==> 11-11: inputs <==
// cpu
module cpu(
    input rst_n, clk,
    input [31:0] imem_insn,
    output [31:0] imem_addr,
    output [31:0] trace_instruction, trace_rd_value,
    output [11:0] trace_imm,
    output [4:0] trace_rd, trace_rs1, trace_rs2
);
export LEC_CHECK = 0
export CAP_MARGIN = 15
export CELL_PAD_IN_SITES_DETAIL_PLACEMENT = 0
export CELL_PAD_IN_SITES_GLOBAL_PLACEMENT = 0
export CORE_MARGIN = 2
export CORE_UTILIZATION = 68
export GPL_ROUTABILITY_DRIVEN = 1
export MAX_ROUTING_LAYER = met4
export SLEW_MARGIN = 20
create_clock -name core_clock -period 2.26 [get_ports {clk}]
run.sh (not shown) runs the stock make flow with config.mk's settings and CLKGATE_MAP_FILE=.
==> 05-05: changes against 11-11 <==
Settings changed: ABC_AREA set to 1, CAP_MARGIN 15 to 20, CELL_PAD_IN_SITES_DETAIL_PLACEMENT 0 to 2, CELL_PAD_IN_SITES_GLOBAL_PLACEMENT 0 to unset, CORE_ASPECT_RATIO set to 0.96, CORE_MARGIN 2 to 3, CORE_UTILIZATION 68 to 50, CTS_CLUSTER_DIAMETER set to 131, GPL_ROUTABILITY_DRIVEN 1 to 0, GPL_TIMING_DRIVEN set to 0, MAX_ROUTING_LAYER met4 to unset, MIN_ROUTING_LAYER set to met2, SLEW_MARGIN 20 to 25.
==> flow/constraint.sdc (replaced) <==
create_clock -name core_clock -period 5.0 [get_ports {clk}]
set_input_delay 1.0000 -clock core_clock [delete_from_list [all_inputs] [get_ports {clk}]]
set_output_delay 1.0000 -clock core_clock [all_outputs]
set_load 0.01 [all_outputs]
==> 04-01: changes against 11-11 <==
Settings changed: CAP_MARGIN 15 to 20, CELL_PAD_IN_SITES_DETAIL_PLACEMENT 0 to unset, CELL_PAD_IN_SITES_GLOBAL_PLACEMENT 0 to unset, CORE_UTILIZATION 68 to 47, GPL_ROUTABILITY_DRIVEN 1 to unset, MAX_ROUTING_LAYER met4 to unset.
==> flow/constraint.sdc (replaced) <==
create_clock -name core_clock -period 4.74 [get_ports {clk}]
set_input_delay 0.9480 -clock core_clock [delete_from_list [all_inputs] [get_ports {clk}]]
set_output_delay 0.9480 -clock core_clock [all_outputs]
set_load 0.01 [all_outputs]
==> 03-19: changes against 11-11 <==
Settings changed: ABC_AREA set to 1, CAP_MARGIN 15 to 20, CELL_PAD_IN_SITES_DETAIL_PLACEMENT 0 to unset, CELL_PAD_IN_SITES_GLOBAL_PLACEMENT 0 to unset, CORE_UTILIZATION 68 to 65, CTS_CLUSTER_SIZE set to 98, GPL_ROUTABILITY_DRIVEN 1 to unset, MAX_ROUTING_LAYER met4 to unset.
==> flow/constraint.sdc (replaced) <==
create_clock -name core_clock -period 2.73 [get_ports {clk}]
set_input_delay 0.5460 -clock core_clock [delete_from_list [all_inputs] [get_ports {clk}]]
set_output_delay 0.5460 -clock core_clock [all_outputs]
set_load 0.01 [all_outputs]
==> results_slide.txt <==
Run Summary

Placed design
  • RePlAce Congestion: 1.11
  • Placed insts: 9,891

Clock tree
  • Worst-case clock buffer depth: 3
  • TritonCTS Buffers: 120
  • Post-CTS Hold Fix Bufs: 0

Floorplanning
  • Core Rows: 118
  • Core Region: 104,000 µm²
  • Die Wd: roughly 330 µm

Outcome
  • Exit stage: global routing (5_1_grt)
  • Status: aborted with a tool error
  • First error: [ERROR GRT-0116] Global routing finished with congestion. Check the congestion regions in the DRC Viewer.
-- figures above: 03-19

==> results_slide.txt <==
Run Summary

Outcome
  • Status: aborted with a tool error
  • Exit stage: global routing (5_1_grt)
  • First error: [ERROR GRT-0116] Global routing finished with congestion. Check the congestion regions in the DRC Viewer.

Logic synthesis
  • Syn Inst Count: 4,725
  • Ys flops: 1,258
  • Chip Area, Yosys: between 60,000 and 70,000 µm²
  • Comb area leader: multiplexers
  • YS warnings: 8

Clock tree
  • Clock sink count: 1,258
  • Worst-case clock buffer depth: 3
  • Post-CTS Hold Fix Bufs: 0
  • TritonCTS Buffers: 121

Global route
  • Gr usage total: between 80% and 90%

Placed design
  • Placed insts: approximately 7,000
  • RePlAce Congestion: 1.12

Floorplanning
  • Core Rows: 112
  • Core Region: around 93,000 µm²
  • Die Wd: 311 µm
-- figures above: 11-11

==> results_slide.txt <==
Run Summary

Outcome
  • Exit stage: detailed placement (3_5_place_dp)
  • First error: Error: detail_place.tcl, 38 bad optional access
  • Status: aborted with a tool error

Floorplanning
  • Die Wd: between 300 and 400 µm
  • Core Rows: 132

Logic synthesis
  • Ys async rst share: 0%
  • Post-synthesis cell type count: 63
  • Synthesized area: 68,200 µm²
  • Simple share: 20.5%
-- figures above: 05-05

==> results_slide.txt <==
Physical Implementation Snapshot

Outcome
  • Status: no timing/DRC/antenna violations

Clock tree
  • Post-CTS Hold Fix Bufs: 0
  • TritonCTS Buffers: 139
  • Worst-case clock buffer depth: 3

Drt
  • DR WL/cell: 34.9 µm

Placed design
  • Count of buffers from port buffering: 154
  • Placed insts: roughly 6,600
  • RePlAce Congestion: ~1.0

Worst setup path
  • CP cell instances: ha_1 > inv_1 > fa_1 > nor2b_1 > o21ai_0 > a21oi_1 > o21ai_1 > nand3_1 > a311oi_1 > buf_4 > nand2_1 > a31oi_1 > nor2_1 > nor3_1 > buf_4
  • CP max FO: 12
  • Critical path class: reg2reg

Floorplanning
  • Core Rows: 135
  • Die Wd: 373 µm

Logic synthesis
  • Synth cell count leaders: edfxtp_1, mux2i_1, mux4_2, nor2_1, a21oi_1
  • Seq share, synth: a little under three fifths

Worst hold path
  • HP Class: reg2reg
-- figures above: 04-01


---

==> inputs of v18 <==
Starting RTL as in the previous note.
==> flow/design.v (excerpt) <==
module cpu(
    input rst_n, clk,
    input [31:0] imem_insn,
    output [31:0] imem_addr,
    output [31:0] trace_instruction, trace_rd_value,
    output [11:0] trace_imm,
    output [4:0] trace_rd, trace_rs1, trace_rs2
);
export LEC_CHECK = 0
export CAP_MARGIN = 15
export CELL_PAD_IN_SITES_DETAIL_PLACEMENT = 0
export CELL_PAD_IN_SITES_GLOBAL_PLACEMENT = 0
export CORE_MARGIN = 2
export CORE_UTILIZATION = 72
export CTS_CLUSTER_SIZE = 42
export GPL_ROUTABILITY_DRIVEN = 1
export MAX_ROUTING_LAYER = met4
export PLACE_DENSITY_LB_ADDON = 0.05
export SLEW_MARGIN = 20
create_clock -name core_clock -period 3.03 [get_ports {clk}]
==> v36: changes against v18 <==
==> flow/config.mk (replaced) <==
export PLATFORM = sky130hd
export DESIGN_NAME = cpu
export DESIGN_NICKNAME = cpu
export VERILOG_FILES = /design/flow/design.v
export SDC_FILE = /design/flow/constraint.sdc
export NUM_CORES = 4
export LEC_CHECK = 0
export CAP_MARGIN = 20
export CORE_MARGIN = 2
export CORE_UTILIZATION = 67
export CTS_CLUSTER_SIZE = 41
export SLEW_MARGIN = 20
==> flow/constraint.sdc (replaced) <==
create_clock -name core_clock -period 3.27 [get_ports {clk}]
set_input_delay 0.6540 -clock core_clock [delete_from_list [all_inputs] [get_ports {clk}]]
set_output_delay 0.6540 -clock core_clock [all_outputs]
set_load 0.01 [all_outputs]
==> v2: changes against v18 <==
==> flow/config.mk (replaced) <==
export PLATFORM = sky130hd
export DESIGN_NAME = cpu
export DESIGN_NICKNAME = cpu
export VERILOG_FILES = /design/flow/design.v
export SDC_FILE = /design/flow/constraint.sdc
export NUM_CORES = 4
export LEC_CHECK = 0
export CAP_MARGIN = 20
export CELL_PAD_IN_SITES_DETAIL_PLACEMENT = 1
export CELL_PAD_IN_SITES_GLOBAL_PLACEMENT = 2
export CORE_ASPECT_RATIO = 0.54
export CORE_MARGIN = 6
export CORE_UTILIZATION = 40
export CTS_CLUSTER_DIAMETER = 330
export GPL_TIMING_DRIVEN = 1
export HOLD_SLACK_MARGIN = -0.02
export MAX_ROUTING_LAYER = met4
export PLACE_DENSITY_LB_ADDON = 0.2
export SLEW_MARGIN = 40
export TNS_END_PERCENT = 60
==> flow/constraint.sdc (replaced) <==
create_clock -name core_clock -period 2.8 [get_ports {clk}]
set_input_delay 0.5600 -clock core_clock [delete_from_list [all_inputs] [get_ports {clk}]]
set_output_delay 0.5600 -clock core_clock [all_outputs]
set_load 0.01 [all_outputs]
==> qor summary <==
| quantity | v18 | v2 | v36 |
|---|---|---|---|
| Worst slack after detailed placement | -559 ps | -1080 ps | -694 ps |
| Horizontal extent of the die | 302 um | 557 um | 313 um |
| Number of resized instances in the post-cts repair step | 327 | 430 | 138 |
| Async SR Flop Fraction | 0% | 0% | 0% |
| Setup Buffers After CTS | 51 | 92 | 19 |
| Dominant synthesized flop cell | sky130_fd_sc_hd__edfxtp_1 | sky130_fd_sc_hd__edfxtp_1 | sky130_fd_sc_hd__edfxtp_1 |
| Chip area | 0.0914 sq mm | 0.170 sq mm | 0.0982 sq mm |
| Outcome | aborted with a tool error | finished with violations | aborted with a tool error |
| Failing step | global routing | - | global routing |
| Reasons for failing layout checks | - | negative setup slack | - |
| RD Place Congestion | 1.15 | 1.11 | 1.05 |
| Vertical die dimension | 302 um | 306 um | 313 um |
| Starting density of the core | 72.5% | 40.5% | 67.6% |
| Cts bufs inserted | 120 | 119 | 130 |
| Cell area after placement | 0.0726 sq mm | 0.0767 sq mm | 0.0725 sq mm |
| Floorplan Core Area | 0.0884 sq mm | 0.158 sq mm | 0.0949 sq mm |
| H-tree depth | 3 | 3 | 4 |
| HPWL after detailed placement | 178000 um | 208000 um | 169000 um |
| Number of placement rows | 109 | 107 | 113 |
| Post-placement cell count | 6473 | 7717 | 6545 |
| Most area-hungry cell type in the Yosys netlist | sky130_fd_sc_hd__edfxtp_1 | sky130_fd_sc_hd__edfxtp_1 | sky130_fd_sc_hd__edfxtp_1 |

---

==> v38 <==
==> flow/design.v <==
`timescale 1ns / 1ps
module alu(
    input [2:0] funct3_in,    
    input [6:0] opcode_in, funct7_in,
    input [31:0] rs1_value_in, mux_result_in,    
    output reg [31:0] alu_result_out, raw_output
);
    localparam  reg_reg     = 7'b0110011,
                immediate   = 7'b0010011;
    always @(*) begin
        alu_result_out = 32'b0;
        case (opcode_in)
            immediate: begin
                case (funct3_in)
                    3'b000: alu_result_out = rs1_value_in + mux_result_in;
                    3'b001: alu_result_out = rs1_value_in << mux_result_in[4:0];
                    3'b010: alu_result_out = ($signed(rs1_value_in) < $signed(mux_result_in)) ? 1 : 0;
                    3'b011: alu_result_out = (rs1_value_in < mux_result_in) ? 1 : 0;
                    3'b100: alu_result_out = rs1_value_in ^ mux_result_in;
                    3'b101: begin
                        if (mux_result_in[11:5] == 0) alu_result_out = rs1_value_in >> mux_result_in[4:0];
                        else alu_result_out = $signed(rs1_value_in) >>> mux_result_in[4:0];
                    end
                    3'b110: alu_result_out = rs1_value_in | mux_result_in;
                    3'b111: alu_result_out = rs1_value_in & mux_result_in;          
                endcase
            end
            reg_reg: begin
                case (funct3_in)
                    3'b000: begin
                        if (funct7_in == 0) alu_result_out = rs1_value_in + mux_result_in;
                        else alu_result_out = rs1_value_in - mux_result_in;
                    end
                    3'b001: alu_result_out = rs1_value_in << mux_result_in[4:0];
                    3'b010: alu_result_out = ($signed(rs1_value_in) < $signed(mux_result_in)) ? 1 : 0;
                    3'b011: alu_result_out = (rs1_value_in < mux_result_in) ? 1 : 0;
                    3'b100: alu_result_out = rs1_value_in ^ mux_result_in;
                    3'b101: begin
                        if (funct7_in == 0) alu_result_out = rs1_value_in >> mux_result_in[4:0];
                        else alu_result_out = $signed(rs1_value_in) >>> mux_result_in[4:0];
                    end
                    3'b110: alu_result_out = rs1_value_in | mux_result_in;
                    3'b111: alu_result_out = rs1_value_in & mux_result_in;
                endcase             
            end
            default: begin
                alu_result_out = 32'b0;
            end
        endcase
        raw_output = alu_result_out;
    end        
endmodule
`timescale 1ns / 1ps
module decoder(
    input [31:0] instruction,
    output reg imm_sel_out, write_enable_out,
    output reg [2:0] funct3_out,
    output reg [4:0] rd_sel_out, rs1_sel_out, rs2_sel_out,
    output reg [6:0] funct7_out, opcode_out,
    output reg [11:0] imm_value_out
);
    localparam  reg_reg         = 7'b0110011,
                immediate       = 7'b0010011,
                upper_immediate = 7'b0110111,
                store           = 7'b0100011,
                branch          = 7'b1100011,
                jump            = 7'b1101111;
   always @(*) begin
        opcode_out = instruction[6:0];
        funct7_out = instruction[31:25];
        rs2_sel_out = instruction[24:20];
        rs1_sel_out = instruction[19:15];
        funct3_out = instruction[14:12];
        rd_sel_out = instruction[11:7];
        imm_value_out = instruction[31:20];
        imm_sel_out = 0;
        write_enable_out = 0;
        case (opcode_out)
            immediate: begin
                imm_sel_out = 1;
                write_enable_out = 1;             
            end
            reg_reg: begin
                imm_sel_out = 0;
                write_enable_out = 1;
            end
            default: begin
                imm_sel_out = 0;
                write_enable_out = 0;
            end
        endcase
   end
endmodule
`timescale 1ns / 1ps
module mux_alu(
    input imm_sel_in,
    input [11:0] imm_value_in,
    input [31:0] rs2_value_in,
    output [31:0] mux_result_out,
    output [11:0] trace_imm    
);
    assign mux_result_out = (imm_sel_in) ? {{20{imm_value_in[11]}}, imm_value_in} : rs2_value_in;
    assign trace_imm = imm_value_in;
endmodule
`timescale 1ns / 1ps
module raw_handler(
    input clk,
    input write_enable_in, write_enable_in_2,
    input [4:0] rs1_sel_in, rs2_sel_in, rd_write_back_in, rd_write_back_in_2,
    input [31:0] rs1_value_in, rs2_value_in, rd_value_in, rd_wb_value_2,
    output reg [4:0] get_rs1, get_rs2,
    output reg [31:0] rs1_value_out, rs2_value_out    
);
    always @(*) begin
        get_rs1 = rs1_sel_in;
        get_rs2 = rs2_sel_in;
        if (write_enable_in && rd_write_back_in != 5'b00000 && rs1_sel_in == rd_write_back_in) begin
            rs1_value_out = rd_value_in;
        end
        else if (write_enable_in_2 && rd_write_back_in_2 != 5'b00000 && rs1_sel_in == rd_write_back_in_2) begin
            rs1_value_out = rd_wb_value_2;
        end
        else begin
            rs1_value_out = rs1_value_in;
        end
        if (write_enable_in && rd_write_back_in != 5'b00000 && rs2_sel_in == rd_write_back_in) begin
            rs2_value_out = rd_value_in;
        end
        else if (write_enable_in_2 && rd_write_back_in_2 != 5'b00000 && rs2_sel_in == rd_write_back_in_2) begin
            rs2_value_out = rd_wb_value_2;
        end        
        else begin
            rs2_value_out = rs2_value_in;
        end
    end
endmodule
`timescale 1ns / 1ps
module register_file(
    input clk, write_enable_in,
    input [4:0] rd_sel_in, rs1_sel_in, rs2_sel_in,
    input [31:0] write_data_in,
    output reg [31:0] rs1_value_out, rs2_value_out,
    output reg [4:0] trace_rd, trace_rs1, trace_rs2,
    output reg [31:0] trace_write_in
);
    reg [31:0] registers [0:31];
    always @(*) begin
        rs1_value_out = (rs1_sel_in == 5'b00000) ? 32'b0 : registers[rs1_sel_in];
        rs2_value_out = (rs2_sel_in == 5'b00000) ? 32'b0 : registers[rs2_sel_in];
    end
    always @(posedge clk) begin
        if (write_enable_in && rd_sel_in != 5'b00000) begin
            registers[rd_sel_in] <= write_data_in;
        end   
        trace_rd <= rd_sel_in;
        trace_rs1 <= rs1_sel_in;
        trace_rs2 <= rs2_sel_in;
        trace_write_in <= write_data_in;   
    end
endmodule
`timescale 1ns / 1ps
module pipeline_reg_alu(
    input clk,
    input write_enable_in,
    input [4:0] rd_sel_in,
    input [31:0] alu_result_in,
    output reg write_enable_out,
    output reg [4:0] rd_sel_out, rd_write_back_2,
    output reg [31:0] alu_result_out, rd_wb_value_2
);
    always @(posedge clk) begin
        rd_sel_out <= rd_sel_in;
        alu_result_out <= alu_result_in;
        write_enable_out <= write_enable_in;
        rd_write_back_2 <= rd_sel_in;
        rd_wb_value_2 <= alu_result_in;                        
    end
endmodule
`timescale 1ns / 1ps
module pipeline_reg_decoder(
    input clk,
    input write_enable_in,
    input [31:0] mux_result_in, rs1_value_in,
    input [6:0] opcode_in, funct7_in,
    input [4:0] rd_sel_in,
    input [2:0] funct3_in,
    output reg write_enable_out,
    output reg [31:0] mux_result_out, rs1_value_out,
    output reg [6:0] opcode_out, funct7_out,
    output reg [4:0] rd_sel_out, raw_rd,
    output reg [2:0] funct3_out
);
    always @(posedge clk) begin
        write_enable_out <= write_enable_in;
        mux_result_out <= mux_result_in;
        rs1_value_out <= rs1_value_in;
        opcode_out <= opcode_in;
        funct7_out <= funct7_in;
        rd_sel_out <= rd_sel_in;
        funct3_out <= funct3_in;
        raw_rd <= rd_sel_in;  
    end
endmodule
`timescale 1ns / 1ps
module pipeline_reg_instruction(
    input clk,
    input [31:0] instruction_in,
    output reg [31:0] instruction_out,
    output reg [31:0] trace_instruction
);
    always @(posedge clk) begin
        instruction_out <= instruction_in;
        trace_instruction <= instruction_in;
    end
endmodule
`timescale 1ns / 1ps
module program_counter(
    input clk, rst_n,
    output reg [31:0] program_count
);
    always @(posedge clk) begin
        if (!rst_n) begin
            program_count <= 0;
        end
        else begin
            program_count <= program_count + 4;
        end
    end
endmodule
`timescale 1ns / 1ps
module cpu(
    input rst_n, clk,
    input [31:0] imem_insn,
    output [31:0] imem_addr,
    output [31:0] trace_instruction, trace_rd_value,
    output [11:0] trace_imm,
    output [4:0] trace_rd, trace_rs1, trace_rs2
);
    wire        imm_sel,
                write_enable,
                write_enable_reg,
                write_enable_alu;
    wire [31:0] instruction_reg,
                mux_result,
                mux_result_reg,
                rs1_value,
                rs1_value_reg,
                rs2_value,
                rs2_value_reg,
                alu_result,
                alu_result_reg,
                rd_wb_value,
                rd_wb_value_2,
                raw_rs1_value,
                raw_rs2_value;
    wire [11:0] imm_value;
    wire [6:0]  funct7,
                funct7_reg,
                opcode,
                opcode_reg;
    wire [4:0]  rd_sel,
                rd_sel_reg,
                rd_sel_wb,
                rd_write_back,
                rd_write_back_2,
                rs1_sel,
                rs1_sel_reg,
                rs2_sel,
                rs2_sel_reg,
                get_rs1,
                get_rs2;                
    wire [2:0]  funct3,
                funct3_reg;    
    pipeline_reg_instruction pri(
        .clk(clk),
        .instruction_in(imem_insn),
        .instruction_out(instruction_reg),
        .trace_instruction(trace_instruction)
    );
    pipeline_reg_decoder prd(
        .clk(clk),
        .write_enable_in(write_enable),
        .mux_result_in(mux_result),
        .rs1_value_in(raw_rs1_value),
        .opcode_in(opcode),
        .funct7_in(funct7),
        .rd_sel_in(rd_sel),
        .funct3_in(funct3),
        .write_enable_out(write_enable_reg),
        .mux_result_out(mux_result_reg),
        .rs1_value_out(rs1_value_reg),
        .opcode_out(opcode_reg),
        .funct7_out(funct7_reg),
        .rd_sel_out(rd_sel_reg),
        .funct3_out(funct3_reg),
        .raw_rd(rd_write_back)
    );
    pipeline_reg_alu pra(
        .clk(clk),
        .write_enable_in(write_enable_reg),
        .rd_sel_in(rd_sel_reg),
        .alu_result_in(alu_result),
        .write_enable_out(write_enable_alu),
        .rd_sel_out(rd_sel_wb),
        .alu_result_out(alu_result_reg),
        .rd_write_back_2(rd_write_back_2),
        .rd_wb_value_2(rd_wb_value_2)
    );
    program_counter pc(
        .clk(clk),
        .rst_n(rst_n),
        .program_count(imem_addr)
    );
    decoder dcr(
        .instruction(instruction_reg),
        .funct3_out(funct3),
        .funct7_out(funct7),
        .rd_sel_out(rd_sel),
        .rs1_sel_out(rs1_sel),
        .rs2_sel_out(rs2_sel),
        .imm_value_out(imm_value),
        .opcode_out(opcode),
        .imm_sel_out(imm_sel),
        .write_enable_out(write_enable)
    );
    mux_alu mux(
        .imm_sel_in(imm_sel),
        .imm_value_in(imm_value),
        .rs2_value_in(raw_rs2_value),
        .mux_result_out(mux_result),
        .trace_imm(trace_imm)
    );
    alu alu(
        .opcode_in(opcode_reg),
        .funct3_in(funct3_reg),
        .funct7_in(funct7_reg),
        .rs1_value_in(rs1_value_reg),
        .mux_result_in(mux_result_reg),
        .alu_result_out(alu_result),
        .raw_output(rd_wb_value)
    );
    raw_handler rwh(
        .clk(clk),
        .write_enable_in(write_enable_reg),
        .write_enable_in_2(write_enable_alu),
        .rs1_sel_in(rs1_sel),
        .rs2_sel_in(rs2_sel),
        .rd_write_back_in(rd_write_back),
        .rd_write_back_in_2(rd_write_back_2),
        .rs1_value_in(rs1_value),
        .rs2_value_in(rs2_value),
        .rd_value_in(rd_wb_value),
        .rd_wb_value_2(rd_wb_value_2),
        .get_rs1(get_rs1),
        .get_rs2(get_rs2),
        .rs1_value_out(raw_rs1_value),
        .rs2_value_out(raw_rs2_value)
    );
    register_file rgf(
        .clk(clk),
        .write_enable_in(write_enable_alu),
        .rd_sel_in(rd_sel_wb),
        .rs1_sel_in(get_rs1),
        .rs2_sel_in(get_rs2),
        .write_data_in(alu_result_reg),
        .rs1_value_out(rs1_value),
        .rs2_value_out(rs2_value),
        .trace_rd(trace_rd),
        .trace_rs1(trace_rs1),
        .trace_rs2(trace_rs2),
        .trace_write_in(trace_rd_value) 
    );
endmodule
==> flow/run.sh <==
#!/bin/bash
# the make line also repeats each setting of config.mk as NAME=value (left out here)
make -C /OpenROAD-flow-scripts/flow DESIGN_CONFIG=/design/flow/config.mk WORK_HOME=/design/flow/orfs CLKGATE_MAP_FILE= finish
==> flow/config.mk <==
export PLATFORM = sky130hd
export DESIGN_NAME = cpu
export DESIGN_NICKNAME = cpu
export VERILOG_FILES = /design/flow/design.v
export SDC_FILE = /design/flow/constraint.sdc
export NUM_CORES = 4
export LEC_CHECK = 0
export CAP_MARGIN = 40
export CORE_MARGIN = 2
export CORE_UTILIZATION = 72
export CTS_CLUSTER_DIAMETER = 381
export CTS_CLUSTER_SIZE = 40
export PLACE_DENSITY = 0.65
export SETUP_SLACK_MARGIN = 0.67
export SLEW_MARGIN = 20
==> flow/constraint.sdc <==
create_clock -name core_clock -period 3.57 [get_ports {clk}]
set_input_delay 0.7140 -clock core_clock [delete_from_list [all_inputs] [get_ports {clk}]]
set_output_delay 0.7140 -clock core_clock [all_outputs]
set_load 0.01 [all_outputs]
==> inputs of v8, as changes to v38 <==
==> flow/config.mk (replaced) <==
export PLATFORM = sky130hd
export DESIGN_NAME = cpu
export DESIGN_NICKNAME = cpu
export VERILOG_FILES = /design/flow/design.v
export SDC_FILE = /design/flow/constraint.sdc
export NUM_CORES = 4
export LEC_CHECK = 0
export ABC_AREA = 1
export CAP_MARGIN = 15
export CELL_PAD_IN_SITES_DETAIL_PLACEMENT = 2
export CELL_PAD_IN_SITES_GLOBAL_PLACEMENT = 1
export CORE_MARGIN = 10
export CORE_UTILIZATION = 51
export CTS_CLUSTER_DIAMETER = 152
export CTS_CLUSTER_SIZE = 45
export GPL_ROUTABILITY_DRIVEN = 1
export HOLD_SLACK_MARGIN = 0.06
export MAX_ROUTING_LAYER = met4
export PLACE_DENSITY_LB_ADDON = 0.05
export SETUP_SLACK_MARGIN = 0.7
export SLEW_MARGIN = 20
export TNS_END_PERCENT = 45
==> flow/constraint.sdc (replaced) <==
create_clock -name core_clock -period 3.55 [get_ports {clk}]
set_input_delay 0.7100 -clock core_clock [delete_from_list [all_inputs] [get_ports {clk}]]
set_output_delay 0.7100 -clock core_clock [all_outputs]
set_load 0.01 [all_outputs]
==> comparison table <==
Horiz. Die Dim: v8 386 µm; v38 302 µm
Die H: v8 386 µm; v38 302 µm
Synth Area per Inst: v8 8.52 µm²; v38 13.6 µm²
Number of cell rows: v8 134; v38 109
Mapped cell area: v8 68200 µm²; v38 64100 µm²
Area fraction in full adders, half adders and majority gates: v8 0.0186; v38 0.0198
Number of cell instances after yosys synthesis: v8 8003; v38 4725
XOR/XNOR share of the synthesized area: v8 0.00231; v38 0.00847
Core utilization at floorplan: v8 0.512; v38 0.725
Yosys cell types: v8 63; v38 89
Post-Syn Instances: v8 8003; v38 4725
Result of the run: v8 stopped before the end; v38 stopped before the end
Last stage reached: v8 3_5_place_dp; v38 5_1_grt
Post-synthesis share of cell area spent on and, or, nand and nor gates: v8 0.205; v38 0.0582
MUX share of area: v8 0.00147; v38 0.212
Most frequently used cell type in the post-synthesis netlist: v8 nand2_1; v38 edfxtp_1
Standard cell core area: v8 133000 µm²; v38 88400 µm²
Die outline area: v8 149000 µm²; v38 91400 µm²
Fraction of post-synthesis cell area in the top cell type by area: v8 0.451; v38 0.480
Post-synthesis chip area from yosys: v8 68200 µm²; v38 64100 µm²
Area fraction in compound gates: v8 0.167; v38 0.116
Register area share after synthesis: v8 0.520; v38 0.553
Placer Congestion: v8 1.10; v38 1.10
